### design/flow/run.sh
#!/bin/bash
# the make line also repeats each setting of config.mk as NAME=value (left out here)
make -C /OpenROAD-flow-scripts/flow DESIGN_CONFIG=/design/flow/config.mk WORK_HOME=/design/flow/orfs CLKGATE_MAP_FILE= finish
### design/flow/config.mk
export PLATFORM = sky130hd
export DESIGN_NAME = SIMD
export DESIGN_NICKNAME = SIMD
export VERILOG_FILES = /design/flow/design.v
export SDC_FILE = /design/flow/constraint.sdc
export NUM_CORES = 4
export LEC_CHECK = 0
export CAP_MARGIN = 20
export CORE_MARGIN = 2
export CORE_UTILIZATION = 61
export CTS_CLUSTER_DIAMETER = 372
export CTS_CLUSTER_SIZE = 53
export PLACE_DENSITY = 0.38
export SETUP_SLACK_MARGIN = 1.22
export SLEW_MARGIN = 20
export TNS_END_PERCENT = 10
### design/flow/constraint.sdc
create_clock -name core_clock -period 10.6 [get_ports {clk}]
set_input_delay 2.1200 -clock core_clock [delete_from_list [all_inputs] [get_ports {clk}]]
set_output_delay 2.1200 -clock core_clock [all_outputs]
set_load 0.01 [all_outputs]
### design/flow/design.v
`timescale 1ns/1ps
module SIMD(clk,rst,opcode,funct3,funct7,rd_data1,rd_data2,rd_data3,w_add,immed,instrc_add,wr_add,wr_data );
input clk;   
input rst;   
input [6:0] opcode;  
input [2:0] funct3;  
input [6:0] funct7;  
input [15:0] rd_data1;   
input [15:0] rd_data2;   
input [15:0] rd_data3;   
input [4:0] w_add;   
input [11:0] immed;  
output [6:0]instrc_add;
output [4:0] wr_add;     
output [15:0] wr_data;   
wire [1:0]mode;
reg [12:0]op;
wire [3:0]scr_r;
wire scr;
wire [2:0]op_r;
wire [1:0]mac_hl;
wire [15:0]sig_ex;
wire [6:0]n_instrc_add;
wire [1:0]alu_mode;
wire [12:0]alu_op;
wire alu_scr;
wire signed[15:0]source1;
wire [15:0]data2;
wire signed[15:0]source3;
wire [15:0]exsig_data;
wire signed[15:0]source2;
wire signed[7:0]source1_8_1;
wire signed[7:0]source1_8_2;
wire signed[7:0]source2_8_1;
wire signed[7:0]source2_8_2;
wire signed[7:0]source3_8_1;
wire signed[7:0]source3_8_2;
wire signed[3:0]source1_4_1;
wire signed[3:0]source1_4_2;
wire signed[3:0]source1_4_3;
wire signed[3:0]source1_4_4;
wire signed[3:0]source2_4_1;
wire signed[3:0]source2_4_2;
wire signed[3:0]source2_4_3;
wire signed[3:0]source2_4_4;
wire signed[3:0]source3_4_1;
wire signed[3:0]source3_4_2;
wire signed[3:0]source3_4_3;
wire signed[3:0]source3_4_4;
reg [15:0]result_reg;
reg [31:0]mul_reg;
reg[91:0] pip_reg;
reg [6:0] instrc_add;  
assign scr_r=opcode[3:0];
assign op_r=opcode[6:4];
assign mac_hl=funct7[1:0];
always @(posedge clk)
    begin
        if(!rst)
            instrc_add<=0;
        else
            instrc_add<=n_instrc_add;
    end
assign mode=(funct3==3'b001)? 2'b01:
            (funct3==3'b010)? 2'b10:
            (funct3==3'b100)? 2'b11:2'b00;
assign scr=(scr_r==4'b0011)? 1:0;
always @ (opcode or funct7 or mac_hl)
    begin
        case (opcode)
            7'b0111011:begin
                            case(funct7)
                                7'b0000000: op=13'b0000_0000_0000_1;  
                                7'b0100000: op=13'b0000_0000_0001_0;  
                                7'b1000001: op=13'b0000_0000_0010_0;  
                                7'b1000010: op=13'b0000_0000_0100_0;  
                                7'b0001000: op=13'b0000_0000_1000_0;  
                                7'b0010000: op=13'b0000_0001_0000_0;  
                                7'b0011000: op=13'b0000_0010_0000_0;  
                                7'b0110000: op=13'b0000_0100_0000_0;  
                                default:op=13'b0000_0000_0000_0;  
                            endcase
                        end
             7'b1001011:begin
                            case(mac_hl)
                                2'b01:op=13'b0000_1000_0000_0;  
                                2'b10:op=13'b0001_0000_0000_0;  
                                default:op=13'b0000_0000_0000_0;  
                            endcase
                        end
             7'b0100011:op=13'b0010_0000_0000_0;  
             7'b1100011:op=13'b0100_0000_0000_0;  
             7'b1010011:op=13'b1000_0000_0000_0;  
             default:op=13'b0000_0000_0000_0;  
        endcase                                   
    end
assign sig_ex={{4{immed[10]}},immed};
assign n_instrc_add=instrc_add+3'b100;
always @(posedge clk)
    begin
        if(!rst)
            pip_reg <=0;
        else
            begin
                pip_reg[1:0]<=mode;  
                pip_reg[14:2]<=op;  
                pip_reg[15]<=scr;  
                pip_reg[31:16]<= rd_data1;  
                pip_reg[47:32]<= rd_data2;  
                pip_reg[63:48]<= rd_data3;  
                pip_reg[68:64]<= w_add;  
                pip_reg[91:76]<= sig_ex; 
            end 
    end
assign alu_mode=pip_reg[1:0];
assign alu_op=pip_reg[14:2];
assign alu_scr=pip_reg[15];
assign source1=pip_reg[31:16];
assign data2=pip_reg[47:32];
assign source3=pip_reg[63:48];
assign wr_add=pip_reg[68:64];
assign exsig_data=pip_reg[91:76];
assign source2=(alu_scr==1'b0)? data2:exsig_data;
assign source1_8_1=source1[7:0];
assign source1_8_2=source1[15:8];
assign source2_8_1=source2[7:0];
assign source2_8_2=source2[15:8];
assign source3_8_1=source3[7:0];
assign source3_8_2=source3[15:8];
assign source1_4_1=source1[3:0];
assign source1_4_2=source1[7:4];
assign source1_4_3=source1[11:8];
assign source1_4_4=source1[15:12];
assign source2_4_1=source2[3:0];
assign source2_4_2=source2[7:4];
assign source2_4_3=source2[11:8];
assign source2_4_4=source2[15:12];
assign source3_4_1=source3[3:0];
assign source3_4_2=source3[7:4];
assign source3_4_3=source3[11:8];
assign source3_4_4=source3[15:12];
always @(alu_op or alu_mode or source1 or source2 or source3 or source1_8_1 or source1_8_2 or 
         source2_8_1 or source2_8_2 or source3_8_1 or source3_8_2 or source1_4_1 or source1_4_2 or
         source1_4_3 or source1_4_4 or source2_4_1 or source2_4_2 or source2_4_3 or source2_4_4 or
         source3_4_1 or source3_4_2 or source3_4_3 or source3_4_3 or source3_4_4)
    begin
        mul_reg=0;
        result_reg=0;
        case(alu_op)
           13'b0000_0000_0000_1:begin
                                    case(alu_mode)
                                        2'b01:result_reg=source1+source2;  
                                        2'b10:result_reg={source1_8_2+source2_8_2,source1_8_1+source2_8_1};  
                                        2'b11:result_reg={source1_4_4+source2_4_4,source1_4_3+source2_4_3,source1_4_2+source2_4_2,source1_4_1+source2_4_1};  
                                        default:result_reg=0;
                                    endcase
                                end
           13'b0000_0000_0001_0:begin
                                    case(alu_mode)
                                        2'b01:result_reg=source1-source2;  
                                        2'b10:result_reg={source1_8_2-source2_8_2,source1_8_1-source2_8_1};  
                                        2'b11:result_reg={source1_4_4-source2_4_4,source1_4_3-source2_4_3,source1_4_2-source2_4_2,source1_4_1-source2_4_1};  
                                        default:result_reg=0;                       
                                    endcase
                                end
           13'b0000_0000_0010_0:begin
                                    case(alu_mode)
                                        2'b01:begin
                                                mul_reg=source1*source2;  
                                                result_reg=mul_reg[15:0];  
                                              end
                                        2'b10:begin
                                                mul_reg[15:0]=source1_8_1*source2_8_1;  
                                                mul_reg[31:16]=source1_8_2*source2_8_2;
                                                result_reg={mul_reg[23:16],mul_reg[7:0]}; 
                                              end
                                        2'b11:begin
                                                mul_reg[7:0]=source1_4_1*source2_4_1;  
                                                mul_reg[15:8]=source1_4_2*source2_4_2;
                                                mul_reg[23:16]=source1_4_3*source2_4_3;
                                                mul_reg[31:24]=source1_4_4*source2_4_4;
                                                result_reg={mul_reg[27:24],mul_reg[19:16],mul_reg[11:8],mul_reg[3:0]}; 
                                              end
                                        default:begin
                                                    result_reg=0;
                                                    mul_reg=0;
                                                end
                                    endcase
                                end
           13'b0000_0000_0100_0:begin
                                    case(alu_mode)
                                        2'b01:begin 
                                                mul_reg=source1*source2;  
                                                result_reg=mul_reg[31:16];  
                                              end
                                        2'b10:begin
                                                mul_reg[15:0]=source1_8_1*source2_8_1;  
                                                mul_reg[31:16]=source1_8_2*source2_8_2;
                                                result_reg={mul_reg[31:24],mul_reg[15:8]}; 
                                              end
                                        2'b11:begin
                                                mul_reg[7:0]=source1_4_1*source2_4_1;  
                                                mul_reg[15:8]=source1_4_2*source2_4_2;
                                                mul_reg[23:16]=source1_4_3*source2_4_3;
                                                mul_reg[31:24]=source1_4_4*source2_4_4;
                                                result_reg={mul_reg[31:28],mul_reg[23:20],mul_reg[15:12],mul_reg[7:4]}; 
                                              end
                                        default:begin
                                                    result_reg=0;
                                                    mul_reg=0;
                                                end
                                    endcase
                                end
           13'b0000_0000_1000_0:result_reg=source1&source2;  
           13'b0000_0001_0000_0:result_reg=source1|source2;  
           13'b0000_0010_0000_0:result_reg=source1^source2;  
           13'b0000_0100_0000_0:result_reg=~source1;  
           13'b0000_1000_0000_0:begin
                                    case(alu_mode)
                                        2'b01:begin
                                                mul_reg=source1*source2+{{16{1'b0}},source3};  
                                                result_reg=mul_reg[15:0];  
                                              end
                                        2'b10:begin
                                                mul_reg[15:0]=source1_8_1*source2_8_1+{{8{1'b0}},source3_8_1};  
                                                mul_reg[31:16]=source1_8_2*source2_8_2+{{8{1'b0}},source3_8_2};
                                                result_reg={mul_reg[23:16],mul_reg[7:0]}; 
                                              end
                                        2'b11:begin
                                                mul_reg[7:0]=source1_4_1*source2_4_1+{{4{1'b0}},source3_4_1};  
                                                mul_reg[15:8]=source1_4_2*source2_4_2+{{4{1'b0}},source3_4_2};
                                                mul_reg[23:16]=source1_4_3*source2_4_3+{{4{1'b0}},source3_4_3};
                                                mul_reg[31:24]=source1_4_4*source2_4_4+{{4{1'b0}},source3_4_4};
                                                result_reg={mul_reg[27:24],mul_reg[19:16],mul_reg[11:8],mul_reg[3:0]}; 
                                              end
                                        default:begin
                                                    result_reg=0;
                                                    mul_reg=0;
                                                end
                                    endcase
                                end
           13'b0001_0000_0000_0:begin
                                    case(alu_mode)
                                        2'b01:begin
                                                mul_reg=source1*source2+{{16{1'b0}},source3};  
                                                result_reg=mul_reg[31:16];  
                                              end
                                        2'b10:begin
                                                mul_reg[15:0]=source1_8_1*source2_8_1+{{8{1'b0}},source3_8_1};  
                                                mul_reg[31:16]=source1_8_2*source2_8_2+{{8{1'b0}},source3_8_2};
                                                result_reg={mul_reg[31:24],mul_reg[15:8]}; 
                                              end
                                        2'b11:begin
                                                mul_reg[7:0]=source1_4_1*source2_4_1+{{4{1'b0}},source3_4_1};  
                                                mul_reg[15:8]=source1_4_2*source2_4_2+{{4{1'b0}},source3_4_2};
                                                mul_reg[23:16]=source1_4_3*source2_4_3+{{4{1'b0}},source3_4_3};
                                                mul_reg[31:24]=source1_4_4*source2_4_4+{{4{1'b0}},source3_4_4};
                                                result_reg={mul_reg[31:28],mul_reg[23:20],mul_reg[15:12],mul_reg[7:4]}; 
                                              end
                                        default:begin
                                                    result_reg=0;
                                                    mul_reg=0;
                                                end                                    
                                    endcase
                                end
           13'b0010_0000_0000_0:result_reg=(source1<<source2);  
           13'b0100_0000_0000_0:result_reg=(source1>>source2);  
           13'b1000_0000_0000_0:result_reg=(source1<<<source2);  
           default:result_reg=0;
        endcase
    end
assign wr_data=result_reg;
endmodule
==> results of run 1 <==
## metrics by stage
step	util [%]	worst slack [ns]	area (um^2)	std cells	hold WS [ns]
floorplan	-	1.188	33120	3902	0.4757
global placement	66.15	0.2953	35530	4696	0.4490
detailed placement	66.15	0.2661	35530	4696	0.4813
CTS	68.62	0.8365	36860	4752	0.5010
global route	69.46	0.5624	37310	4779	0.5193
finish	69.47	0.6756	37310	4780	0.4935
## final cells by class
| type | instances | area share, % |
|---|---|---|
| diodes | 2 | 0.01341 |
| clock buffers | 10 | 0.6405 |
| clock inverters | 5 | 0.1140 |
| inverters | 942 | 9.598 |
| multi-input cells | 2739 | 75.34 |
| flip-flops and latches | 86 | 4.638 |
| well taps | 696 | 2.334 |
| repair buffers | 300 | 7.317 |
## what timing repair did
action | in CTS | in global routing
cloned | 1 | 1
resized | 214 | 62
setup endpoints to repair | 16 | 16
buffers inserted | 40 | 25
endpoints found under the hold margin | 0 | 0
pin swaps | 57 | 44
## per-layer routing
| layer | global-route usage [%] | share of wire (%) | up-vias |
|---|---|---|---|
| met1 | 56.05 | 34 | 14910 |
| met2 | 72.91 | 42 | 2201 |
| met3 | 18.09 | 14 | 740 |
| met4 | 40.33 | 11 | 16 |
| li1 | - | - | 12780 |
| met5 | 0 | 0.085 | - |
==> impl_metrics.ini, run 1 <==
; synthesis and place-and-route metrics
[power]
p_leak_nw = 18.78
ir_drop_uv = 145.7
combPwrFrac_pct = 83.3
p_int_mw = 1.811
p_sw_share_pct = 55.26
p_comb_mw = 3.37
power_frac_clock_pct = 7.7
seqPwrFrac_pct = 9.0
power.group.top = combinational logic
pg_seq_mw = 0.364
p_switching_mw = 2.237
finalPower_mw = 4.048
pg_clk_mw = 0.311
power_density_nw_per_um2 = 108.5

[final_timing]
final-setup-viol-count = 0
slew_headroom_pct = 9.795
finalCritPeriodShare_pct = 93.63
fmax_mhz = 100.8
worstMarginPinSlew_ns = 1.339
slew_violations = 0
setup_tns_ns = 0
hold_viol = 0
rsz0062_at_grt = true
fin_skew_ns = 0.004169
fin_crit_ns = 9.924

[global_routing]
grt-ovfl-total = 0
grt_pass1_wl_mm = 200.2
grt_max_degree = 77
antenna_found_initial = 13
grt_usage_pct = 48.83
grt_pass1_vias = 32500

[status]
outcome = complete, no violations

[min_path]
hold_class = flip-flop to flip-flop
hp-start = instrc_add[2]$_SDFF_PN0_
holdPathStages = 1
worstHoldEndpoint = instrc_add[2]$_SDFF_PN0_

[clock_tree]
clock_path_buffers = 2
clk_latency_ns = 0.36
clock_sinks = 86
cts-root-buf = clkbuf_16
cts.htree.levels = 3
cts_tree = yes
cts_inserted_buffers = 9
holdBufCountCts = 0
clkTransAtPathRegs_ns = 0.07

[yosys]
synth-edff-count = 0
logic_family = adder cells
synth.area.mux_share_pct = 1.653
netlist_top_cells_count = inv_1, fa_1, ha_1
adder_share_pct = 51.05
async_flop_share_pct = 0
synthCells = 3901
syn_area_per_cell_um2 = 8.481
synthAoiAreaFrac_pct = 12.63
simple_gate_share_pct = 12.68
top_cell = inv_1
ys_chip_area_um2 = 33080
synth-seq-area-share_pct = 5.204
yosysWarnings = 1
synth_cell_types = 81
synthFlopType = dfxtp_1
xor_share_pct = 4.447
topCellsByArea = fa_1, ha_1, inv_1
numSynthFlops = 86
yosys.area.top_type = fa_1
ys_cells = 3901
syn_area_um2 = 33080
top_area_share_pct = 35.88

[floorplanning]
row_count = 85
dieArea_um2 = 56110
die_x_um = 236.9
core_um2 = 53710
die_y_um = 236.9
fp_util_pct = 61.60
io_pins = 112

[job]
warning_count = 76
cap_violations = 0

[layout]
multiInputGateArea_um2 = 28110
final.fill_count = 4248
fin_nets = 5156
seq_area_um2 = 1730
area_growth_pct = 12.77

[critical_path]
required_ns = 8.48
cp-end-kind = primary output
path_buffers = 7
path_class = flip-flop to primary output
reg2reg_depth = 4
crit_path_start_kind = flip-flop
cp-startpoint = pip_reg[15]$_SDFF_PN0_
reg2reg_slack_ns = 9.52
critPathTopFamily = adder cells
reg2reg_to = instrc_add[6]$_SDFF_PN0_
worstReg2RegStart = instrc_add[2]$_SDFF_PN0_
cpPeakStageDelay_ns = 0.68
critPathArrivalTime_ns = 7.80
crit_fanout = 29
endpoint = wr_data[9]
path_depth = 26
cp_slowest_cell = nand4_1

[drt]
drc = 0
firstDrtPassIters = 6
detail_route.wl_per_cell_um = 28.18
vias_per_cell = 6.412
vias = 30650
postRouteAntennaNets = 0
wl_mm = 134.7
drt_iter0_markers = 3977

[place]
io_buffers = 109
place.gp.congestion = 1.183
hpwl_mm = 109.7
==> run 2, diff against run 1 <==
- ABC_AREA: unset -> 1
- CAP_MARGIN: 20 -> 0
- CORE_ASPECT_RATIO: unset -> 1.12
- CORE_UTILIZATION: 61 -> 72
- CTS_CLUSTER_DIAMETER: 372 -> 361
- CTS_CLUSTER_SIZE: 53 -> 98
- HOLD_SLACK_MARGIN: unset -> -0.07
- PLACE_DENSITY: 0.38 -> 0.43
- SETUP_SLACK_MARGIN: 1.22 -> 1.81
- TNS_END_PERCENT: 10 -> 5
- clock period: 10.6 -> 6.19 ns (I/O delays scaled with it)
==> impl_metrics.ini, run 2 <==
; physical design summary
[place]
io_buffers = 109
place.gp.congestion = 1.209
hpwl_mm = 125.1
place_ws_ns = -2.302

[clock_tree]
clock_sinks = 86
holdBufCountCts = 0
cts.htree.levels = 3
clock_path_buffers = 2
cts-root-buf = clkbuf_16
cts_inserted_buffers = 9

[floorplanning]
row_count = 85
die_x_um = 211.5
io_pins = 112
die_y_um = 236.4
dieArea_um2 = 50010
core_um2 = 47860
fp_util_pct = 72.56

[yosys]
netlist_top_cells_count = inv_1, nand2_1, fa_1
ys_cells = 4800
synthCells = 4800
logic_family = adder cells
syn_area_per_cell_um2 = 7.235
yosys.area.top_type = fa_1
adder_share_pct = 48.63
synthFlopType = dfxtp_1
syn_area_um2 = 34730
synth-seq-area-share_pct = 4.958
numSynthFlops = 86
topCellsByArea = fa_1, ha_1, inv_1
async_flop_share_pct = 0
synth-edff-count = 0
top_area_share_pct = 34.19
simple_gate_share_pct = 20.73
synthAoiAreaFrac_pct = 9.271
ys_chip_area_um2 = 34730
yosysWarnings = 1
synth.area.mux_share_pct = 0
synth_cell_types = 57
xor_share_pct = 1.438
top_cell = inv_1

[status]
stop_stage = global routing
outcome = did not finish
error = [ERROR GRT-0116] Global routing finished with congestion. Check the congestion regions in the DRC Viewer.

[global_routing]
grt-ovfl-total = 1376
grt_usage_pct = 84.96
[run 2: routing by layer]
layer	GRT overflow	track usage (%)
met1	27	82.70
met2	951	103.3
met3	25	69.66
met4	371	86.19
met5	2	35.96
[run 2: what timing repair did]
action                                  CTS
pin swaps                                69
endpoints found under the setup margin   16
gates cloned                              1
setup buffers                            22
resized                                 241
[run 2: stage by stage]
stage | instances | TNS, ns | total power, mW | area [um^2] | hold slack [ns]
3_5_place_dp | 6197 | -34.74 | 7.290 | 42770 | 0.4610
2_1_floorplan | 4801 | -13.57 | 4.337 | 35180 | 0.4691
3_3_place_gp | 6197 | -30.56 | 6.898 | 42770 | 0.4412
4_1_cts | 6236 | -30.32 | 8.434 | 43960 | 0.4786
==> run 3, diff against run 2 <==
- ABC_AREA: 1 -> 0
- CAP_MARGIN: 0 -> 30
- CORE_ASPECT_RATIO: 1.12 -> unset
- CORE_UTILIZATION: 72 -> 51
- CTS_CLUSTER_DIAMETER: 361 -> 31
- CTS_CLUSTER_SIZE: 98 -> unset
- GPL_TIMING_DRIVEN: unset -> 1
- HOLD_SLACK_MARGIN: -0.07 -> unset
- PLACE_DENSITY: 0.43 -> unset
- PLACE_DENSITY_LB_ADDON: unset -> 0.3
- SETUP_SLACK_MARGIN: 1.81 -> -0.15
- TNS_END_PERCENT: 5 -> unset
- clock period: 6.19 -> 17.9 ns (I/O delays scaled with it)
==> impl_metrics.ini, run 3 <==
; synthesis and place-and-route metrics
[status]
outcome = complete, no violations

[yosys]
synth-seq-area-share_pct = 5.204
syn_area_per_cell_um2 = 8.481
netlist_top_cells_count = inv_1, fa_1, ha_1
synth_cell_types = 81
top_cell = inv_1
syn_area_um2 = 33080
numSynthFlops = 86
ys_cells = 3901
yosys.area.top_type = fa_1
synthFlopType = dfxtp_1
async_flop_share_pct = 0
topCellsByArea = fa_1, ha_1, inv_1
adder_share_pct = 51.05
top_area_share_pct = 35.88
synth-edff-count = 0
yosysWarnings = 1
synthAoiAreaFrac_pct = 12.63
synthCells = 3901
xor_share_pct = 4.447
synth.area.mux_share_pct = 1.653
simple_gate_share_pct = 12.68
logic_family = adder cells
ys_chip_area_um2 = 33080

[critical_path]
reg2reg_to = instrc_add[6]$_SDFF_PN0_
endpoint = wr_data[12]
critPathArrivalTime_ns = 10.02
cpPeakStageDelay_ns = 0.71
reg2reg_slack_ns = 16.86
cp-end-kind = primary output
cp_slowest_cell = clkinv_1
worstReg2RegStart = instrc_add[2]$_SDFF_PN0_
path_buffers = 6
critPathTopFamily = adder cells
reg2reg_depth = 4
path_class = flip-flop to primary output
crit_fanout = 23
cp-startpoint = pip_reg[15]$_SDFF_PN0_
required_ns = 14.32
path_depth = 25
crit_path_start_kind = flip-flop

[final_timing]
final-setup-viol-count = 0
fin_crit_ns = 13.60
setup_tns_ns = 0
finalCritPeriodShare_pct = 75.97
rsz0062_at_grt = false
hold-worst-slack_ns = 0.4838
worstMarginPinSlew_ns = 0.9979
hold_viol = 0
fmax_mhz = 73.53
slew_headroom_pct = 32.05
fin_skew_ns = 0.003785
slew_violations = 0

[place]
hpwl_mm = 100.3
placed_area_um2 = 35200
place.gp.congestion = 1.066
io_buffers = 109

[power]
power_frac_clock_pct = 9.8
pg_clk_mw = 0.209
ir_drop_uv = 56.86
seqPwrFrac_pct = 9.8
combPwrFrac_pct = 80.5
p_int_mw = 0.9359
p_switching_mw = 1.205
p_leak_nw = 17.95
power_density_nw_per_um2 = 60.24
p_sw_share_pct = 56.29
p_comb_mw = 1.72
pg_seq_mw = 0.209
power.group.top = combinational logic

[global_routing]
grt_pass1_vias = 29440
grt_pass1_wl_mm = 183.6
grt-ovfl-total = 0
grt_max_degree = 77
grt_usage_pct = 37.30
antenna_found_initial = 8

[drt]
firstDrtPassIters = 6
vias = 28720
drc = 0
vias_per_cell = 5.967
m1WireLength_mm = 47.53
drt_iter0_markers = 3385
wl_mm = 122.5
detail_route.wl_per_cell_um = 25.45
wl_met2_mm = 53.34
top_layer_used = met5
routed-wl-met3_mm = 12.95
postRouteAntennaNets = 0

[floorplanning]
fp_util_pct = 51.41
io_pins = 112
row_count = 93
die_x_um = 258.7
die_y_um = 258.7
core_um2 = 64350
dieArea_um2 = 66920

[min_path]
worstHoldEndpoint = instrc_add[2]$_SDFF_PN0_
hold_class = flip-flop to flip-flop
hp-start = instrc_add[2]$_SDFF_PN0_
holdPathStages = 1

[layout]
area_growth_pct = 7.443
fin_nets = 5028
fin_area_um2 = 35550
final.fill_count = 6014

[clock_tree]
cts.htree.levels = 3
cts-resized-gates = 0
clock_sinks = 86
clk_latency_ns = 0.38
clock_path_buffers = 2
cts-root-buf = clkbuf_16
cts_inserted_buffers = 9
cts_tree = yes
post_cts.repair.setup_buffers = 0
clkTransAtPathRegs_ns = 0.08
holdBufCountCts = 0

[job]
warning_count = 71
cap_violations = 0
==> run 3: per-stage QoR <==
| stage | worst slack [ns] | utilization [%] | total power, mW | std cells |
|---|---|---|---|---|
| finish | 4.301 | 55.24 | 2.141 | 4813 |
| CTS | 4.570 | 55.17 | 2.108 | 4806 |
| floorplan | 6.429 | - | 1.345 | 3902 |
| global route | 4.250 | 55.24 | 2.311 | 4812 |
| global placement | 5.149 | 54.69 | 1.879 | 4789 |
| detailed placement | 5.022 | 54.71 | 1.888 | 4790 |
==> run 3: layout make-up <==
class	count	area (um^2)	area share [%]
Multi-Input combinational cell	2739	27350	76.93
Antenna cell	3	7.507	0.02112
Clock inverter	7	73.82	0.2077
Inverter	942	3536	9.947
Sequential cell	86	1724	4.850
Clock buffer	9	225.2	0.6336
Tap cell	855	1070	3.010
Timing Repair Buffer	172	1563	4.396
==> run 3: layer usage <==
layer | up-vias | track usage [%]
met3 | 451 | 7.668
met1 | 14110 | 48.90
li1 | 12520 | -
met5 | - | 0.8547
met4 | 8 | 20.81
met2 | 1630 | 57.68
==> run 4, diff against run 3 <==
- ABC_AREA: 0 -> unset
- CAP_MARGIN: 30 -> 20
- CORE_MARGIN: 2 -> 7
- CORE_UTILIZATION: 51 -> 72
- CTS_CLUSTER_DIAMETER: 31 -> unset
- CTS_CLUSTER_SIZE: unset -> 20
- PLACE_DENSITY_LB_ADDON: 0.3 -> 0.26
- SETUP_SLACK_MARGIN: -0.15 -> 4.51
- clock period: 17.9 -> 18.5 ns (I/O delays scaled with it)
==> impl_metrics.ini, run 4 <==
; synthesis and place-and-route metrics
[yosys]
syn_area_per_cell_um2 = 8.481
numSynthFlops = 86
synth.area.mux_share_pct = 1.653
syn_area_um2 = 33080
adder_share_pct = 51.05
top_area_share_pct = 35.88
synth-seq-area-share_pct = 5.204
simple_gate_share_pct = 12.68
synthAoiAreaFrac_pct = 12.63
synth-edff-count = 0
logic_family = adder cells
top_cell = inv_1
yosys.area.top_type = fa_1
synthFlopType = dfxtp_1
topCellsByArea = fa_1, ha_1, inv_1
async_flop_share_pct = 0
synth_cell_types = 81
yosysWarnings = 1
netlist_top_cells_count = inv_1, fa_1, ha_1
xor_share_pct = 4.447
ys_chip_area_um2 = 33080
ys_cells = 3901
synthCells = 3901

[power]
power_density_nw_per_um2 = 58.33
power_frac_clock_pct = 9.6
p_leak_nw = 17.92
power.group.top = combinational logic
p_comb_mw = 1.65
p_switching_mw = 1.142
pg_seq_mw = 0.204
combPwrFrac_pct = 80.5
ir_drop_uv = 58.53
pg_clk_mw = 0.197
p_sw_share_pct = 55.66
seqPwrFrac_pct = 9.9
p_int_mw = 0.9098

[drt]
vias_per_cell = 6.497
detail_route.wl_per_cell_um = 26.09
drt_iter0_markers = 3937
routed-wl-met3_mm = 17.88
wl_mm = 118.8
drc = 0
wl_met2_mm = 49.47
firstDrtPassIters = 11
m1WireLength_mm = 40.66
top_layer_used = met5
postRouteAntennaNets = 0
vias = 29580

[floorplanning]
io_pins = 112
dieArea_um2 = 52150
core_um2 = 45380
die_x_um = 228.4
die_y_um = 228.4
fp_util_pct = 72.90
row_count = 78

[min_path]
worstHoldEndpoint = instrc_add[2]$_SDFF_PN0_
hold_class = flip-flop to flip-flop
hp-start = instrc_add[2]$_SDFF_PN0_
holdPathStages = 1

[critical_path]
path_buffers = 6
path_class = flip-flop to primary output
endpoint = wr_data[12]
crit_path_start_kind = flip-flop
path_depth = 25
critPathArrivalTime_ns = 9.66
worstReg2RegStart = instrc_add[2]$_SDFF_PN0_
reg2reg_slack_ns = 17.43
required_ns = 14.80
reg2reg_depth = 4
crit_fanout = 23
critPathTopFamily = adder cells
cp_slowest_cell = clkinv_1
cp-startpoint = pip_reg[15]$_SDFF_PN0_
cpPeakStageDelay_ns = 0.67
cp-end-kind = primary output
reg2reg_to = instrc_add[6]$_SDFF_PN0_

[layout]
final_cells = 4553
fin_nets = 5023
fin_area_um2 = 35180
final.fill_count = 3236
area_growth_pct = 6.342

[global_routing]
grt_pass1_wl_mm = 179.0
grt_max_degree = 77
grt_usage_pct = 44.87
grt-ovfl-total = 0
grt_pass1_vias = 31050
antenna_found_initial = 1

[final_timing]
slew_headroom_pct = 10.83
worst_slack_ns = 5.142
fin_skew_ns = 0.0004985
worstMarginPinSlew_ns = 1.336
hold_viol = 0
setup_tns_ns = 0
finalCritPeriodShare_pct = 72.20
rsz0062_at_grt = false
slew_violations = 0
hold-worst-slack_ns = 0.4860
final-setup-viol-count = 0
fmax_mhz = 74.86
fin_crit_ns = 13.36

[clock_tree]
cts.htree.levels = 3
cts_tree = yes
clkTransAtPathRegs_ns = 0.07
cts-root-buf = clkbuf_16
clock_path_buffers = 2
clock_sinks = 86
cts-resized-gates = 0
cts_inserted_buffers = 9
post_cts.repair.setup_buffers = 0
clk_latency_ns = 0.38
holdBufCountCts = 0

[job]
cap_violations = 0
warning_count = 71

[place]
hpwl_mm = 96.41
io_buffers = 109
place_ws_ns = 5.849
place.gp.congestion = 1.123
placed_area_um2 = 34860
placed_cells = 4533

[status]
outcome = complete, no violations
## run 4: area by class of cell
| class | instances | area [um^2] | share of cell area, % |
|---|---|---|---|
| diodes | 3 | 7.507 | 0.02134 |
| clock buffers | 9 | 225.2 | 0.6401 |
| clock inverters | 7 | 73.82 | 0.2098 |
| inverters | 942 | 3536 | 10.05 |
| multi-input cells | 2739 | 27340 | 77.70 |
| flip-flops and latches | 86 | 1724 | 4.901 |
| well taps | 600 | 750.7 | 2.134 |
| repair buffers | 167 | 1529 | 4.346 |
## run 4: stage by stage
| step | power [mW] | utilization (%) |
|---|---|---|
| CTS | 1.991 | 77.48 |
| floorplan | 1.302 | - |
| finish | 2.052 | 77.53 |
| global placement | 1.748 | 76.82 |
| global route | 2.189 | 77.51 |
| detailed placement | 1.785 | 76.82 |
## run 4: layer usage
metal,track usage [%],vias to the layer above
met2,66.49,2230
met4,30.49,2
met5,0,-
li1,-,12490
met3,16.63,706
met1,54.37,14150
==> run 5, diff against run 4 <==
- CORE_MARGIN: 7 -> 2
- CORE_UTILIZATION: 72 -> 40
- CTS_CLUSTER_DIAMETER: unset -> 166
- CTS_CLUSTER_SIZE: 20 -> 53
- GPL_TIMING_DRIVEN: 1 -> unset
- PLACE_DENSITY_LB_ADDON: 0.26 -> unset
- SETUP_SLACK_MARGIN: 4.51 -> 0.41
- TNS_END_PERCENT: unset -> 100
- clock period: 18.5 -> 10.6 ns (I/O delays scaled with it)
==> impl_metrics.ini, run 5 <==
; synthesis and place-and-route metrics
[status]
outcome = complete, no violations

[place]
placed_area_um2 = 36390
placed_cells = 5112
place.gp.congestion = 1.048
place_ws_ns = 0.1752
hpwl_mm = 111.5
io_buffers = 109

[final_timing]
slew_violations = 0
fin_skew_ns = 0.004828
setup_tns_ns = 0
worst_slack_ns = 0.4865
rsz0062_at_grt = true
hold_viol = 0
finalCritPeriodShare_pct = 95.41
slew_headroom_pct = 19.86
worstMarginPinSlew_ns = 1.172
fin_crit_ns = 10.11
fmax_mhz = 98.88
final-setup-viol-count = 0

[power]
power_frac_clock_pct = 8.9
pg_clk_mw = 0.338
p_switching_mw = 2.075
seqPwrFrac_pct = 9.5
p_comb_mw = 3.09
p_int_mw = 1.708
pg_seq_mw = 0.359
ir_drop_uv = 106.4
combPwrFrac_pct = 81.6
p_leak_nw = 18.66
power.group.top = combinational logic
power_density_nw_per_um2 = 102.0
p_sw_share_pct = 54.85

[yosys]
netlist_top_cells_count = inv_1, fa_1, ha_1
top_cell = inv_1
synthCells = 3901
async_flop_share_pct = 0
xor_share_pct = 4.447
ys_cells = 3901
synth_cell_types = 81
syn_area_per_cell_um2 = 8.481
yosys.area.top_type = fa_1
topCellsByArea = fa_1, ha_1, inv_1
synthFlopType = dfxtp_1
logic_family = adder cells
ys_chip_area_um2 = 33080
syn_area_um2 = 33080
top_area_share_pct = 35.88
synth.area.mux_share_pct = 1.653
synth-edff-count = 0
numSynthFlops = 86
adder_share_pct = 51.05
yosysWarnings = 1
simple_gate_share_pct = 12.68
synthAoiAreaFrac_pct = 12.63
synth-seq-area-share_pct = 5.204

[min_path]
holdPathStages = 1
hp-start = instrc_add[2]$_SDFF_PN0_
hold_class = flip-flop to flip-flop
worstHoldEndpoint = instrc_add[2]$_SDFF_PN0_

[global_routing]
grt-ovfl-total = 0
grt_pass1_wl_mm = 195.4
grt_usage_pct = 31.25
grt_max_degree = 77
grt_pass1_vias = 29710
antenna_found_initial = 4

[floorplanning]
dieArea_um2 = 85030
fp_util_pct = 40.36
row_count = 105
core_um2 = 81980
die_y_um = 291.6
die_x_um = 291.6
io_pins = 112

[drt]
wl_mm = 131.3
postRouteAntennaNets = 0
firstDrtPassIters = 6
drt_iter0_markers = 2610
drc = 0
detail_route.wl_per_cell_um = 25.53
vias_per_cell = 5.578
vias = 28670

[critical_path]
reg2reg_depth = 4
reg2reg_to = instrc_add[6]$_SDFF_PN0_
reg2reg_slack_ns = 9.53
critPathArrivalTime_ns = 7.99
path_class = flip-flop to primary output
crit_top_cell = inv_1
path_depth = 29
path_buffers = 12
cp-end-kind = primary output
cp-startpoint = pip_reg[15]$_SDFF_PN0_
required_ns = 8.48
critPathTopFamily = adder cells
cp_slowest_cell = fa_1
crit_path_start_kind = flip-flop
endpoint = wr_data[7]
worstReg2RegStart = instrc_add[2]$_SDFF_PN0_
crit_fanout = 15
cpPeakStageDelay_ns = 0.58

[job]
cap_violations = 0
warning_count = 73

[layout]
area_growth_pct = 12.07
fin_area_um2 = 37080
fin_nets = 5142
fin_util_pct = 45.23
final_cells = 5141

[clock_tree]
cts_tree = yes
holdBufCountCts = 0
cts.htree.levels = 3
clkTransAtPathRegs_ns = 0.07
clk_latency_ns = 0.38
cts-root-buf = clkbuf_16
clock_path_buffers = 2
clock_sinks = 86
cts_inserted_buffers = 9
==> run 5: routing by layer <==
| metal | global-route usage (%) | routed length, um |
|---|---|---|
| met1 | 41.45 | 53910 |
| met2 | 49.65 | 58730 |
| met3 | 5.275 | 10840 |
| met4 | 15.05 | 7776 |
| met5 | 0 | 15 |
==> run 5: timing repair <==
item	in CTS	in global routing
buffers inserted	5	6
gates resized	63	42
pin swaps	13	20
endpoints found under the setup margin	15	14
==> run 5: area by class of cell <==
class	count	area, um^2
antenna	2	5.005
clock buffer	9	225.2
clock inverter	7	83.83
fill	8204	44900
inverter	942	3543
multi-input combinational	2739	27620
sequential	86	1729
tap	1070	1339
timing repair buffer	286	2530
==> run 5: per-stage QoR <==
stage | total power, mW | hold WS, ns
finish | 3.784 | 0.4862
global route | 4.097 | 0.5288
CTS | 3.704 | 0.4909
detailed placement | 3.295 | 0.4734
global placement | 3.287 | 0.4678
floorplan | 2.272 | 0.4757
==> run 6, diff against run 5 <==
- CORE_UTILIZATION: 40 -> 72
- CTS_CLUSTER_DIAMETER: 166 -> unset
- CTS_CLUSTER_SIZE: 53 -> unset
- MAX_ROUTING_LAYER: unset -> met4
- PLACE_DENSITY_LB_ADDON: unset -> 0.25
- SETUP_SLACK_MARGIN: 0.41 -> unset
- SLEW_MARGIN: 20 -> 30
- TNS_END_PERCENT: 100 -> unset
- clock period: 10.6 -> 9.21 ns (I/O delays scaled with it)
==> impl_metrics.ini, run 6 <==
; physical design summary
[status]
outcome = did not finish
stop_stage = global routing
error = [ERROR GRT-0232] Routing congestion too high. Check the congestion heatmap in the GUI.

[yosys]
synth-seq-area-share_pct = 5.204
yosysWarnings = 1
ys_chip_area_um2 = 33080
adder_share_pct = 51.05
yosys.area.top_type = fa_1
netlist_top_cells_count = inv_1, fa_1, ha_1
synth.area.mux_share_pct = 1.653
top_cell = inv_1
logic_family = adder cells
simple_gate_share_pct = 12.68
async_flop_share_pct = 0
synth_cell_types = 81
syn_area_per_cell_um2 = 8.481
synthCells = 3901
synthFlopType = dfxtp_1
synthAoiAreaFrac_pct = 12.63
syn_area_um2 = 33080
numSynthFlops = 86
synth-edff-count = 0
ys_cells = 3901
xor_share_pct = 4.447
top_area_share_pct = 35.88
topCellsByArea = fa_1, ha_1, inv_1

[clock_tree]
holdBufCountCts = 0
clock_path_buffers = 2
cts.htree.levels = 3
clock_sinks = 86
cts_inserted_buffers = 9
cts-root-buf = clkbuf_16

[floorplanning]
io_pins = 112
die_x_um = 218.4
fp_util_pct = 72.90
row_count = 78
core_um2 = 45380
dieArea_um2 = 47680
die_y_um = 218.4

[global_routing]
grt_usage_pct = 79.82
grt-ovfl-total = 130

[place]
placed_cells = 4999
place.gp.congestion = 1.210
place_ws_ns = -0.6996
io_buffers = 109
hpwl_mm = 113.5
placed_area_um2 = 38580
run 6: timing repair:
action / CTS
pin swaps: 56
gates resized: 175
endpoints found under the hold margin: 0
buffers inserted: 27
cloned: 1
setup endpoints to repair: 16
run 6: per-layer routing:
layer / global-route usage [%] / overflow
met5: - / -
met4: 75.80 / 39
met3: 65.79 / 6
met2: 94.30 / 74
met1: 78.08 / 11
run 6: per-stage QoR:
step,setup TNS (ns),utilization (%)
CTS,-1.063,87.39
floorplan,0,-
detailed placement,-8.746,85.01
global placement,-5.807,84.99
==> run 7, diff against run 6 <==
- CORE_UTILIZATION: 72 -> 70
- TNS_END_PERCENT: unset -> 5
- clock period: 9.21 -> 8.77 ns (I/O delays scaled with it)
==> impl_metrics.ini, run 7 <==
; synthesis and place-and-route metrics
[yosys]
xor_share_pct = 4.447
yosys.area.top_type = fa_1
synth.area.mux_share_pct = 1.653
top_area_share_pct = 35.88
ys_chip_area_um2 = 33080
synth-seq-area-share_pct = 5.204
async_flop_share_pct = 0
numSynthFlops = 86
synthAoiAreaFrac_pct = 12.63
syn_area_per_cell_um2 = 8.481
synth_cell_types = 81
logic_family = adder cells
syn_area_um2 = 33080
top_cell = inv_1
synthCells = 3901
ys_cells = 3901
synthFlopType = dfxtp_1
adder_share_pct = 51.05
synth-edff-count = 0
yosysWarnings = 1
netlist_top_cells_count = inv_1, fa_1, ha_1
topCellsByArea = fa_1, ha_1, inv_1
simple_gate_share_pct = 12.68

[power]
p_comb_mw = 5.07
seqPwrFrac_pct = 7.3
power_frac_clock_pct = 7.1
pg_clk_mw = 0.422
finalPower_mw = 5.929
power.group.top = combinational logic
p_int_mw = 2.741
pg_seq_mw = 0.436
ir_drop_uv = 387.8
p_switching_mw = 3.188
combPwrFrac_pct = 85.5
power_density_nw_per_um2 = 145.9
p_leak_nw = 21.03
p_sw_share_pct = 53.77

[critical_path]
worstReg2RegStart = instrc_add[2]$_SDFF_PN0_
crit_path_start_kind = flip-flop
required_ns = 7.02
cpPeakStageDelay_ns = 0.81
cp_slowest_cell = o31ai_2
path_class = flip-flop to primary output
cp-startpoint = pip_reg[15]$_SDFF_PN0_
critPathTopFamily = adder cells
critPathArrivalTime_ns = 8.05
path_buffers = 14
reg2reg_depth = 4
endpoint = wr_data[0]
reg2reg_to = instrc_add[6]$_SDFF_PN0_
reg2reg_slack_ns = 7.67
path_depth = 31
cp-end-kind = primary output
crit_fanout = 7

[floorplanning]
core_um2 = 46560
dieArea_um2 = 49020
die_y_um = 221.4
die_x_um = 221.4
row_count = 79
io_pins = 112
fp_util_pct = 71.06

[clock_tree]
cts.htree.levels = 3
cts-root-buf = clkbuf_16
clock_path_buffers = 2
cts_inserted_buffers = 9
clkTransAtPathRegs_ns = 0.08
clk_latency_ns = 0.38
clock_sinks = 86
cts_tree = yes

[global_routing]
grt-ovfl-total = 0
grt_usage_pct = 59.93
antenna_found_initial = 7
grt_pass1_vias = 36240
grt_pass1_wl_mm = 212.5
grt_max_degree = 55

[final_timing]
rsz0062_at_grt = true
worstMarginPinSlew_ns = 1.053
worst_slack_ns = -1.035
fmax_mhz = 102.0
fin_skew_ns = 0.002719
fin_crit_ns = 9.805
final-setup-viol-count = 16
slew_headroom_pct = 29.52
hold_viol = 0
hold-worst-slack_ns = 0.5167
slew_violations = 0
finalCritPeriodShare_pct = 111.8

[drt]
wl_mm = 144.7
detail_route.wl_per_cell_um = 28.17
vias_per_cell = 6.715
firstDrtPassIters = 17
postRouteAntennaNets = 0
drc = 0
vias = 34490
drt_iter0_markers = 5659

[min_path]
hp-start = instrc_add[2]$_SDFF_PN0_
holdPathStages = 1
hold_class = flip-flop to flip-flop
worstHoldEndpoint = instrc_add[2]$_SDFF_PN0_

[place]
place_ws_ns = -1.140
hpwl_mm = 113.8
place.gp.congestion = 1.180
io_buffers = 109

[layout]
fin_nets = 5589
fin_util_pct = 87.28
final.fill_count = 2399
area_growth_pct = 22.82

[status]
violations = negative setup slack
outcome = failed layout checks

[job]
warning_count = 75
cap_violations = 0
-- run 7: through the flow --
step                instances  instance area, um^2  setup TNS [ns]
global route             5132                40620          -13.61
global placement         5060                39120          -9.489
finish                   5136                40630          -12.04
floorplan                3902                33180        -0.05335
CTS                      5108                40170          -8.798
detailed placement       5061                39150          -12.48
-- run 7: repair_timing --
item                                    in CTS  in global routing
gates resized                              161                 95
pin swaps                                   52                 55
gates cloned                                 1                  0
endpoints found under the setup margin      16                 16
buffers inserted                            30                 16
hold buffers                                 0                  0
-- run 7: final cells by class --
class                           instances  area, um^2  share of cell area [%]
Sequential cell                        86        1725                   4.246
Clock buffer                            9       225.2                  0.5543
Antenna cell                           13       32.53                 0.08006
Timing Repair Buffer                  733        6218                   15.30
Inverter                              942        3562                   8.766
Clock inverter                          7       72.57                  0.1786
Multi-Input combinational cell       2739       28040                   69.00
Tap cell                              607       759.5                   1.869
-- run 7: metal layers --
metal  global-route usage (%)  wire (um)
met1                    64.09      44060
met2                    83.29      57590
met3                    27.35      24890
met4                    52.74      18160
met5                        -          0
==> run 8, diff against run 7 <==
- PLACE_DENSITY_LB_ADDON: 0.25 -> 0.0
- SETUP_SLACK_MARGIN: unset -> 2.61
- SLEW_MARGIN: 30 -> 20
- TNS_END_PERCENT: 5 -> unset
- clock period: 8.77 -> 9.01 ns (I/O delays scaled with it)
==> impl_metrics.ini, run 8 <==
; physical design summary
[status]
outcome = did not finish
stop_stage = global routing
error = [ERROR GRT-0116] Global routing finished with congestion. Check the congestion regions in the DRC Viewer.

[yosys]
topCellsByArea = fa_1, ha_1, inv_1
top_cell = inv_1
synth-edff-count = 0
numSynthFlops = 86
synth.area.mux_share_pct = 1.653
simple_gate_share_pct = 12.68
yosys.area.top_type = fa_1
synthAoiAreaFrac_pct = 12.63
netlist_top_cells_count = inv_1, fa_1, ha_1
yosysWarnings = 1
async_flop_share_pct = 0
ys_cells = 3901
synth-seq-area-share_pct = 5.204
logic_family = adder cells
syn_area_um2 = 33080
syn_area_per_cell_um2 = 8.481
ys_chip_area_um2 = 33080
top_area_share_pct = 35.88
synthCells = 3901
synth_cell_types = 81
xor_share_pct = 4.447
adder_share_pct = 51.05
synthFlopType = dfxtp_1

[clock_tree]
holdBufCountCts = 0
cts-root-buf = clkbuf_16
cts_inserted_buffers = 9
clock_sinks = 86
clock_path_buffers = 2
cts.htree.levels = 3

[place]
placed_area_um2 = 38950
placed_cells = 5010
place_ws_ns = -0.7099
io_buffers = 109
place.gp.congestion = 1.305
hpwl_mm = 111.4

[floorplanning]
dieArea_um2 = 49020
die_x_um = 221.4
core_um2 = 46560
row_count = 79
die_y_um = 221.4
io_pins = 112
fp_util_pct = 71.06

[global_routing]
grt_usage_pct = 64.82
grt-ovfl-total = 7
[run 8: metal layers]
layer	global-route usage, %	overflow
met1	65.04	0
met2	84.66	4
met3	39.95	0
met4	62.22	3
met5	-	-
[run 8: repair_timing]
item / in CTS
setup buffers: 57
resized: 273
pin swaps: 149
endpoints found under the setup margin: 16
gates cloned: 1
[run 8: per-stage QoR]
step                      hold slack (ns)  total power [mW]
after floorplan                    0.4757             2.834
after global placement             0.4499             4.374
after detailed placement           0.4612             4.573
after CTS                          0.4819             5.369
==> run 9, diff against run 8 <==
- CORE_MARGIN: 2 -> 7
- CORE_UTILIZATION: 70 -> 33
- CTS_CLUSTER_DIAMETER: unset -> 261
- CTS_CLUSTER_SIZE: unset -> 33
- GPL_TIMING_DRIVEN: unset -> 0
- MAX_ROUTING_LAYER: met4 -> unset
- PLACE_DENSITY_LB_ADDON: 0.0 -> 0.04
- SETUP_SLACK_MARGIN: 2.61 -> 0.7
- clock period: 9.01 -> 18.5 ns (I/O delays scaled with it)
==> impl_metrics.ini, run 9 <==
; synthesis and place-and-route metrics
[job]
cap_violations = 0
warning_count = 71

[critical_path]
reg2reg_slack_ns = 17.44
worstReg2RegStart = instrc_add[2]$_SDFF_PN0_
crit_fanout = 10
required_ns = 14.80
cp-startpoint = pip_reg[15]$_SDFF_PN0_
path_class = flip-flop to primary output
crit_top_cell = fa_1
cp-end-kind = primary output
path_buffers = 8
critPathTopFamily = adder cells
reg2reg_to = instrc_add[6]$_SDFF_PN0_
crit_path_start_kind = flip-flop
path_depth = 25
reg2reg_depth = 4
cp_slowest_cell = clkinv_1
critPathArrivalTime_ns = 12.53
endpoint = wr_data[0]
cpPeakStageDelay_ns = 1.00

[clock_tree]
cts-resized-gates = 0
cts_inserted_buffers = 9
cts_tree = yes
clkTransAtPathRegs_ns = 0.07
cts-root-buf = clkbuf_16
holdBufCountCts = 0
cts.htree.levels = 3
post_cts.repair.setup_buffers = 0
clock_path_buffers = 2
clk_latency_ns = 0.38
clock_sinks = 86

[drt]
drt_iter0_markers = 2622
wl_mm = 153.8
drc = 0
detail_route.wl_per_cell_um = 28.84
vias = 28300
firstDrtPassIters = 7
postRouteAntennaNets = 0
vias_per_cell = 5.308

[yosys]
synth-seq-area-share_pct = 5.204
syn_area_um2 = 33080
syn_area_per_cell_um2 = 8.481
ys_cells = 3901
netlist_top_cells_count = inv_1, fa_1, ha_1
top_cell = inv_1
synth_cell_types = 81
xor_share_pct = 4.447
yosysWarnings = 1
topCellsByArea = fa_1, ha_1, inv_1
ys_chip_area_um2 = 33080
numSynthFlops = 86
adder_share_pct = 51.05
async_flop_share_pct = 0
synthAoiAreaFrac_pct = 12.63
synthCells = 3901
synthFlopType = dfxtp_1
logic_family = adder cells
synth-edff-count = 0
synth.area.mux_share_pct = 1.653
yosys.area.top_type = fa_1
simple_gate_share_pct = 12.68
top_area_share_pct = 35.88

[status]
outcome = complete, no violations

[floorplanning]
die_x_um = 330.6
die_y_um = 330.6
dieArea_um2 = 109300
row_count = 115
io_pins = 112
core_um2 = 98850
fp_util_pct = 33.47

[final_timing]
fin_crit_ns = 16.23
finalCritPeriodShare_pct = 87.73
setup_tns_ns = 0
fin_skew_ns = 0.003803
slew_headroom_pct = 15.72
rsz0062_at_grt = false
hold_viol = 0
fmax_mhz = 61.61
final-setup-viol-count = 0
worstMarginPinSlew_ns = 1.264
slew_violations = 0

[layout]
fin_nets = 5112
multiInputGateArea_um2 = 27380
final_cells = 5332
final.fill_count = 10550
seq_area_um2 = 1722
area_growth_pct = 9.893

[global_routing]
grt-ovfl-total = 0
grt_pass1_wl_mm = 217.8
grt_max_degree = 16
grt_pass1_vias = 29040
antenna_found_initial = 10
grt_usage_pct = 28.01

[power]
p_switching_mw = 1.263
power_frac_clock_pct = 8.8
p_comb_mw = 1.77
power_density_nw_per_um2 = 59.68
combPwrFrac_pct = 81.7
p_leak_nw = 17.97
seqPwrFrac_pct = 9.5
power.group.top = combinational logic
ir_drop_uv = 55.68
pg_seq_mw = 0.206
p_sw_share_pct = 58.21
p_int_mw = 0.9068
pg_clk_mw = 0.191

[min_path]
holdPathStages = 1
hold_class = flip-flop to flip-flop
worstHoldEndpoint = instrc_add[2]$_SDFF_PN0_
hp-start = instrc_add[2]$_SDFF_PN0_

[place]
placed_cells = 5309
place.gp.congestion = 0.9905
io_buffers = 109
hpwl_mm = 131.5
-- run 9: cell type report --
type,instances,share of cell area [%]
diodes,7,0.04818
plain buffers,135,1.559
clock buffers,9,0.6195
clock inverters,6,0.1308
inverters,942,9.725
multi-input cells,2739,75.31
flip-flops and latches,86,4.735
well taps,1287,4.429
repair buffers,121,3.445
-- run 9: per-layer routing --
metal	GRT usage, %	vias up	wire [um]
met5	0	-	48
met4	9.135	8	5996
met3	4.391	185	10680
met2	44.28	1134	68440
met1	39.14	14300	68610
li1	-	12680	-
-- run 9: per-stage QoR --
| step | setup slack, ns | util (%) | instance area (um^2) | hold WS (ns) | power [mW] |
|---|---|---|---|---|---|
| 4_1_cts | 2.447 | 36.75 | 36330 | 0.4869 | 2.180 |
| 6_report | 2.270 | 36.78 | 36360 | 0.4849 | 2.170 |
| 3_3_place_gp | 1.006 | 36.21 | 35790 | 0.4537 | 1.984 |
| 2_1_floorplan | 6.909 | - | 33090 | 0.4757 | 1.302 |
| 3_5_place_dp | 2.910 | 36.47 | 36050 | 0.4652 | 1.975 |
| 5_1_grt | 2.277 | 36.76 | 36340 | 0.5282 | 2.338 |
==> run 10, diff against run 9 <==
- CORE_MARGIN: 7 -> 2
- CORE_UTILIZATION: 33 -> 70
- CTS_CLUSTER_DIAMETER: 261 -> 293
- CTS_CLUSTER_SIZE: 33 -> 20
- GPL_TIMING_DRIVEN: 0 -> 1
- MAX_ROUTING_LAYER: unset -> met4
- PLACE_DENSITY_LB_ADDON: 0.04 -> 0.05
- SETUP_SLACK_MARGIN: 0.7 -> -0.06
- clock period: 18.5 -> 5.87 ns (I/O delays scaled with it)
==> impl_metrics.ini, run 10 <==
; physical design summary
[floorplanning]
row_count = 79
core_um2 = 46560
die_x_um = 221.4
fp_util_pct = 71.06
die_y_um = 221.4
io_pins = 112
dieArea_um2 = 49020

[place]
io_buffers = 109
hpwl_mm = 121.9
place.gp.congestion = 1.318

[yosys]
ys_chip_area_um2 = 33080
top_area_share_pct = 35.88
synth.area.mux_share_pct = 1.653
numSynthFlops = 86
async_flop_share_pct = 0
yosys.area.top_type = fa_1
synthFlopType = dfxtp_1
syn_area_per_cell_um2 = 8.481
logic_family = adder cells
ys_cells = 3901
synth-seq-area-share_pct = 5.204
adder_share_pct = 51.05
topCellsByArea = fa_1, ha_1, inv_1
syn_area_um2 = 33080
synthAoiAreaFrac_pct = 12.63
synthCells = 3901
netlist_top_cells_count = inv_1, fa_1, ha_1
simple_gate_share_pct = 12.68
top_cell = inv_1
yosysWarnings = 1
synth-edff-count = 0
xor_share_pct = 4.447
synth_cell_types = 81

[clock_tree]
cts_inserted_buffers = 9
holdBufCountCts = 0
cts-root-buf = clkbuf_16
cts.htree.levels = 3
clock_path_buffers = 2
clock_sinks = 86

[status]
stop_stage = global routing
outcome = did not finish
error = [ERROR GRT-0116] Global routing finished with congestion. Check the congestion regions in the DRC Viewer.

[global_routing]
grt_usage_pct = 78.13
grt-ovfl-total = 633
## run 10: layer usage
metal  GRT usage [%]  GRT overflow
met1           73.66             6
met2           97.42           446
met3           56.85             6
met4           82.33           175
met5               -             -
## run 10: timing repair
| action | 4_1_cts |
|---|---|
| cloned | 1 |
| setup buffers | 66 |
| hold endpoints to repair | 0 |
| gates resized | 263 |
| pin swaps | 123 |
| setup endpoints to repair | 16 |
## run 10: through the flow
| stage | setup slack, ns | power, mW | setup TNS, ns | cells | cell area (um^2) |
|---|---|---|---|---|---|
| after CTS | -2.902 | 8.944 | -42.16 | 5384 | 42930 |
| after detailed placement | -3.081 | 7.527 | -45.45 | 5309 | 41230 |
| after global placement | -2.891 | 7.051 | -42.15 | 5309 | 41230 |
| after floorplan | -2.230 | 4.349 | -28.29 | 3902 | 33650 |
==> run 11, diff against run 10 <==
- ABC_AREA: unset -> 0
- CAP_MARGIN: 20 -> 25
- CELL_PAD_IN_SITES_DETAIL_PLACEMENT: unset -> 1
- CORE_ASPECT_RATIO: unset -> 1.02
- CORE_UTILIZATION: 70 -> 54
- CTS_CLUSTER_DIAMETER: 293 -> 324
- CTS_CLUSTER_SIZE: 20 -> unset
- GPL_ROUTABILITY_DRIVEN: unset -> 1
- GPL_TIMING_DRIVEN: 1 -> 0
- MAX_ROUTING_LAYER: met4 -> unset
- MIN_ROUTING_LAYER: unset -> met2
- PLACE_DENSITY_LB_ADDON: 0.05 -> 0.08
- SETUP_SLACK_MARGIN: -0.06 -> unset
- SLEW_MARGIN: 20 -> 40
- TNS_END_PERCENT: unset -> 60
- clock period: 5.87 -> 10.6 ns (I/O delays scaled with it)
==> impl_metrics.ini, run 11 <==
; physical design summary
[yosys]
top_cell = inv_1
adder_share_pct = 51.05
topCellsByArea = fa_1, ha_1, inv_1
ys_chip_area_um2 = 33080
synthFlopType = dfxtp_1
syn_area_um2 = 33080
xor_share_pct = 4.447
yosysWarnings = 1
syn_area_per_cell_um2 = 8.481
top_area_share_pct = 35.88
numSynthFlops = 86
ys_cells = 3901
yosys.area.top_type = fa_1
synth-edff-count = 0
logic_family = adder cells
synth_cell_types = 81
synth.area.mux_share_pct = 1.653
netlist_top_cells_count = inv_1, fa_1, ha_1
synth-seq-area-share_pct = 5.204
synthAoiAreaFrac_pct = 12.63
synthCells = 3901
async_flop_share_pct = 0
simple_gate_share_pct = 12.68

[place]
placed_area_um2 = 35470
io_buffers = 109
place.gp.congestion = 1.178
hpwl_mm = 158.5
place_ws_ns = -3.396

[floorplanning]
dieArea_um2 = 63260
die_y_um = 254.0
core_um2 = 60570
die_x_um = 249.1
fp_util_pct = 54.62
io_pins = 112
row_count = 91

[clock_tree]
cts.htree.levels = 3
cts_inserted_buffers = 9
clock_path_buffers = 2
clock_sinks = 86
cts-root-buf = clkbuf_16

[status]
stop_stage = global routing
outcome = did not finish
error = [ERROR GRT-0116] Global routing finished with congestion. Check the congestion regions in the DRC Viewer.

[global_routing]
grt_usage_pct = 108.8
grt-ovfl-total = 3878
==> run 11: through the flow <==
stage          cells  hold slack, ns  total power [mW]
3_3_place_gp    4801          0.4505             3.257
3_5_place_dp    4814          0.4789             3.639
4_1_cts         4872          0.4957             4.301
2_1_floorplan   3902          0.4757             2.272
==> run 11: repair_timing <==
action,in CTS
setup endpoints to repair,16
hold buffers,0
gates resized,291
pin swaps,44
setup buffers,53
gates cloned,1
==> run 11: routing by layer <==
metal	GRT usage (%)	overflow
met1	-	-
met2	108.4	1438
met3	111.6	1475
met4	105.4	751
met5	107.3	214
==> run 12, diff against run 11 <==
- ABC_AREA: 0 -> unset
- CAP_MARGIN: 25 -> 20
- CELL_PAD_IN_SITES_DETAIL_PLACEMENT: 1 -> unset
- CORE_ASPECT_RATIO: 1.02 -> unset
- CORE_MARGIN: 2 -> 7
- CORE_UTILIZATION: 54 -> 40
- CTS_CLUSTER_DIAMETER: 324 -> 283
- CTS_CLUSTER_SIZE: unset -> 97
- GPL_ROUTABILITY_DRIVEN: 1 -> unset
- MIN_ROUTING_LAYER: met2 -> unset
- PLACE_DENSITY_LB_ADDON: 0.08 -> 0.05
- SETUP_SLACK_MARGIN: unset -> 0.7
- SLEW_MARGIN: 40 -> 20
- TNS_END_PERCENT: 60 -> 15
- clock period: 10.6 -> 18.5 ns (I/O delays scaled with it)
==> impl_metrics.ini, run 12 <==
; synthesis and place-and-route metrics
[status]
outcome = complete, no violations

[drt]
drc = 0
drt_iter0_markers = 2693
num_antenna_cells = 0
wl_mm = 144.0
detail_route.wl_per_cell_um = 28.21
postRouteAntennaNets = 0
vias_per_cell = 5.567
firstDrtPassIters = 8
vias = 28410

[clock_tree]
clkTransAtPathRegs_ns = 0.07
holdBufCountCts = 0
post_cts.repair.setup_buffers = 0
cts.htree.levels = 3
cts_tree = yes
cts_inserted_buffers = 9
cts-root-buf = clkbuf_16
clock_sinks = 86
clk_latency_ns = 0.38
clock_path_buffers = 2
cts-resized-gates = 0

[min_path]
hp-start = instrc_add[2]$_SDFF_PN0_
holdPathStages = 1
worstHoldEndpoint = instrc_add[2]$_SDFF_PN0_
hold_class = flip-flop to flip-flop

[critical_path]
crit_fanout = 10
critPathTopFamily = adder cells
reg2reg_to = instrc_add[6]$_SDFF_PN0_
reg2reg_depth = 4
critPathArrivalTime_ns = 12.40
reg2reg_slack_ns = 17.44
worstReg2RegStart = instrc_add[2]$_SDFF_PN0_
path_class = flip-flop to primary output
required_ns = 14.80
cp_slowest_cell = a221oi_1
crit_path_start_kind = flip-flop
cp-startpoint = pip_reg[15]$_SDFF_PN0_
path_buffers = 8
endpoint = wr_data[0]
cpPeakStageDelay_ns = 0.92
crit_top_cell = fa_1
cp-end-kind = primary output
path_depth = 25

[layout]
fin_nets = 5107
area_growth_pct = 8.774
fin_area_um2 = 35990
final.fill_count = 8472

[floorplanning]
fp_util_pct = 40.36
core_um2 = 81980
dieArea_um2 = 90960
die_x_um = 301.6
row_count = 105
die_y_um = 301.6
io_pins = 112

[final_timing]
fin_crit_ns = 16.10
fmax_mhz = 62.13
slew_headroom_pct = 15.25
fin_skew_ns = 0.0003868
finalCritPeriodShare_pct = 87.00
setup_tns_ns = 0
slew_violations = 0
worstMarginPinSlew_ns = 1.267
rsz0062_at_grt = false
final-setup-viol-count = 0
hold_viol = 0
hold-worst-slack_ns = 0.4761

[power]
combPwrFrac_pct = 81.3
power_frac_clock_pct = 9.0
ir_drop_uv = 48.65
p_leak_nw = 17.91
pg_seq_mw = 0.206
p_comb_mw = 1.74
power_density_nw_per_um2 = 59.37
p_switching_mw = 1.226
p_sw_share_pct = 57.39
p_int_mw = 0.9105
pg_clk_mw = 0.193
power.group.top = combinational logic
seqPwrFrac_pct = 9.6

[job]
warning_count = 71
cap_violations = 0

[yosys]
syn_area_um2 = 33080
async_flop_share_pct = 0
simple_gate_share_pct = 12.68
top_cell = inv_1
yosys.area.top_type = fa_1
logic_family = adder cells
syn_area_per_cell_um2 = 8.481
topCellsByArea = fa_1, ha_1, inv_1
synth-seq-area-share_pct = 5.204
synthCells = 3901
numSynthFlops = 86
netlist_top_cells_count = inv_1, fa_1, ha_1
synth-edff-count = 0
yosysWarnings = 1
xor_share_pct = 4.447
ys_cells = 3901
ys_chip_area_um2 = 33080
synthFlopType = dfxtp_1
top_area_share_pct = 35.88
synth_cell_types = 81
synth.area.mux_share_pct = 1.653
adder_share_pct = 51.05
synthAoiAreaFrac_pct = 12.63

[global_routing]
grt_pass1_vias = 29500
grt_usage_pct = 31.78
grt_pass1_wl_mm = 208.7
grt_max_degree = 17
antenna_found_initial = 4
grt-ovfl-total = 0

[place]
placed_area_um2 = 35680
io_buffers = 109
hpwl_mm = 123.0
place.gp.congestion = 1.022
-- run 12: cell type report --
cell class                 instances  area, um^2  area share, %
timing repair buffer             116        1156          3.213
sequential                        86        1722          4.784
clock buffer                      10       239.0         0.6641
tap                             1070        1339          3.720
multi-input combinational       2739       27380          76.09
inverter                         942        3536          9.825
buffer                           135       558.0          1.551
clock inverter                     6       56.30         0.1565
-- run 12: per-stage QoR --
stage / setup slack (ns) / total power, mW / util (%) / instances
5_1_grt: 2.333 / 2.307 / 43.90 / 5104
4_1_cts: 2.620 / 2.132 / 43.89 / 5104
2_1_floorplan: 6.909 / 1.302 / - / 3902
3_5_place_dp: 3.093 / 1.924 / 43.53 / 5088
3_3_place_gp: 1.310 / 1.923 / 43.33 / 5081
6_report: 2.405 / 2.137 / 43.90 / 5104
-- run 12: layer usage --
| metal | vias up | global-route usage, % | wire length [um] |
|---|---|---|---|
| li1 | 12670 | - | - |
| met1 | 14320 | 43.38 | 62120 |
| met2 | 1175 | 50.36 | 63970 |
| met3 | 247 | 6.170 | 11540 |
| met4 | 2 | 11.07 | 6365 |
| met5 | - | 0 | 9 |
Power and IR drop assume default switching activity.
